==> job 6253 <==
## clock
module clock(
    input clk,
    input rst,
    input adjust, up, up_ten,
    input h24, world_clock,
    input usa, england, spain,
    input sw_stopwatch,
    input sw_timer,
    input sw_alarm_set,
    input btn_stp_start,
    input btn_stp_reset,
    input btn_alarm_toggle,
    input btn_alarm_stop,
    output [7:0] seg_data, seg_com, seg7,
    output am, pm,
    output led4, led6, led8, 
    output LCD_RS, LCD_RW, LCD_E,
    output [7:0] LCD_DATA,
    output [3:0] rgb_r,
    output piezo_out 
    );
make LEC_CHECK=0 ABC_AREA=1 CAP_MARGIN=20 CORE_ASPECT_RATIO=0.88 CORE_MARGIN=2 CORE_UTILIZATION=72 CTS_CLUSTER_DIAMETER=44 CTS_CLUSTER_SIZE=88 GPL_ROUTABILITY_DRIVEN=1 HOLD_SLACK_MARGIN=-0.07 PLACE_DENSITY_LB_ADDON=0.28 SETUP_SLACK_MARGIN=2.6 SLEW_MARGIN=20 finish   # period 10.3 ns
run.sh (not shown) runs the stock make flow with config.mk's settings and CLKGATE_MAP_FILE=.
==> job 1906 (differences from job 6253) <==
Settings changed: ABC_AREA 1 to 0, CORE_ASPECT_RATIO 0.88 to 0.56, CTS_CLUSTER_DIAMETER 44 to 27, CTS_CLUSTER_SIZE 88 to 14, PLACE_DENSITY_LB_ADDON 0.28 to 0.29, SETUP_SLACK_MARGIN 2.6 to 0.66.
==> flow/constraint.sdc (replaced) <==
create_clock -name core_clock -period 5.97 [get_ports {clk}]
set_input_delay 1.1940 -clock core_clock [delete_from_list [all_inputs] [get_ports {clk}]]
set_output_delay 1.1940 -clock core_clock [all_outputs]
set_load 0.01 [all_outputs]
==> job 7719 (differences from job 6253) <==
Settings changed: ABC_AREA 1 to unset, CORE_ASPECT_RATIO 0.88 to unset, CTS_CLUSTER_DIAMETER 44 to unset, CTS_CLUSTER_SIZE 88 to 22, GPL_ROUTABILITY_DRIVEN 1 to unset, HOLD_SLACK_MARGIN -0.07 to unset, PLACE_DENSITY_LB_ADDON 0.28 to unset, SETUP_SLACK_MARGIN 2.6 to unset.
==> flow/constraint.sdc (replaced) <==
create_clock -name core_clock -period 11.7 [get_ports {clk}]
set_input_delay 2.3400 -clock core_clock [delete_from_list [all_inputs] [get_ports {clk}]]
set_output_delay 2.3400 -clock core_clock [all_outputs]
set_load 0.01 [all_outputs]
==> comparison table <==
|  | job 1906 | job 7719 | job 6253 |
|---|---|---|---|
| Post-Place Cell Area | 24300 sq um | 23900 sq um | 23700 sq um |
| Arrival @ worst endpoint | - | 10.38 ns | 9.71 ns |
| Total setup buffers inserted after CTS | 44 | 18 | 19 |
| Clock buffer instance count of the final layout | - | 44 | 40 |
| Final instance count without filler cells | - | 3219 | 3679 |
| Combined flip-flop and latch cell area | - | 7680 sq um | 7680 sq um |
| Final non-filler cell area | - | 26200 sq um | 25800 sq um |
| Worst Setup SP | - | u_counter.cur_h_ten[1] | u_counter.cur_h_ten[1] |
| Number of cell rows | 46 | 62 | 58 |
| Startpoint type of the worst setup path | - | flop | flop |
| Worst min-delay path startpoint | - | piezo_wave | piezo_wave |
| Peak per-stage delay on the critical path | - | 0.62 ns | 0.61 ns |
| Slack of the worst reg-to-reg path | - | 6.42 ns | 5.70 ns |
| Remaining antenna violation count | - | 0 | 0 |
| Result of the run | did not finish | complete, but fails checks | complete, but fails checks |
| Last stage reached | global routing (5_1_grt) | - | - |
| Layout check failures | - | negative setup slack | negative setup slack |
| Die x size | 233 um | 175 um | 186 um |
| Combinational Area | - | 13500 sq um | 12100 sq um |


==> inputs of maple <==
clock again, from the RTL that the note above started with.
make LEC_CHECK=0 ABC_AREA=1 CAP_MARGIN=0 CORE_ASPECT_RATIO=0.88 CORE_MARGIN=2 CORE_UTILIZATION=72 CTS_CLUSTER_DIAMETER=44 CTS_CLUSTER_SIZE=88 GPL_ROUTABILITY_DRIVEN=1 HOLD_SLACK_MARGIN=-0.07 PLACE_DENSITY_LB_ADDON=0.28 SETUP_SLACK_MARGIN=2.6 SLEW_MARGIN=20 finish   # period 10.3 ns
==> inputs of yarrow, as changes to maple <==
- ABC_AREA: 1 -> default
- CAP_MARGIN: 0 -> 20
- CORE_ASPECT_RATIO: 0.88 -> default
- CORE_UTILIZATION: 72 -> 10
- CTS_CLUSTER_DIAMETER: 44 -> default
- CTS_CLUSTER_SIZE: 88 -> default
- GPL_ROUTABILITY_DRIVEN: 1 -> default
- HOLD_SLACK_MARGIN: -0.07 -> default
- PLACE_DENSITY_LB_ADDON: 0.28 -> default
- SETUP_SLACK_MARGIN: 2.6 -> default
==> flow/constraint.sdc (replaced) <==
create_clock -name core_clock -period 22.0 [get_ports {clk}]
set_input_delay 4.4000 -clock core_clock [delete_from_list [all_inputs] [get_ports {clk}]]
set_output_delay 4.4000 -clock core_clock [all_outputs]
set_load 0.01 [all_outputs]
==> inputs of sierra, as changes to maple <==
- ABC_AREA: 1 -> default
- CAP_MARGIN: 0 -> 20
- CORE_ASPECT_RATIO: 0.88 -> default
- CORE_UTILIZATION: 72 -> 52
- CTS_CLUSTER_DIAMETER: 44 -> default
- CTS_CLUSTER_SIZE: 88 -> default
- GPL_ROUTABILITY_DRIVEN: 1 -> default
- HOLD_SLACK_MARGIN: -0.07 -> default
- PLACE_DENSITY_LB_ADDON: 0.28 -> default
- SETUP_SLACK_MARGIN: 2.6 -> default
==> flow/constraint.sdc (replaced) <==
create_clock -name core_clock -period 11.3 [get_ports {clk}]
set_input_delay 2.2600 -clock core_clock [delete_from_list [all_inputs] [get_ports {clk}]]
set_output_delay 2.2600 -clock core_clock [all_outputs]
set_load 0.01 [all_outputs]
==> results <==
	sierra	maple	yarrow
Result of the run	failed layout checks	failed layout checks	no timing/DRC/antenna violations
Layout check failures	setup timing	setup timing	-
Slowest stage cell, crit path	fa_2	fa_2	clkdlybuf4s50_1
Post-layout net count	2946	3362	2637
Number of clock buffer instances in the layout	45	40	46
Horiz. Die Dim	205.2 µm	186.2 µm	462.9 µm
Vias post-DR	20560	24520	19170
Worst reg2reg startpoint	u_stopwatch.cnt_div[15]	u_stopwatch.cnt_div[5]	u_lcd.char_idx[1]
Number of non-clock inverters	87	497	87
Chip area	0.04212 mm²	0.03059 mm²	0.2143 mm²
Register fraction of the total cell area	28.99%	29.79%	29.34%
Tap Cells	525	390	2805
Number of ordinary and repair buffers in the finished layout	397	305	88
Post-route design area	0.02652 mm²	0.02579 mm²	0.02619 mm²
Post-layout period usage of the worst path	108.9%	114.3%	87.89%
Post-layout instance count excluding filler cells	3397	3679	5369
Crit path buffers/inverters	9	14	6
Category of the most critical setup path	reg2out	reg2out	in2out
Capture point of the critical path	seg_data[3]	seg_data[5]	seg_data[3]
Final setup margin	-1.004 ns	-1.473 ns	2.664 ns
Sum of routed wire length over all layers	65200 µm	77360 µm	68400 µm
Placed Cells	3288	3579	5302
Post-synthesis average cell area	8.446 µm²	7.153 µm²	8.446 µm²
Top layer in use	met4	met5	met5
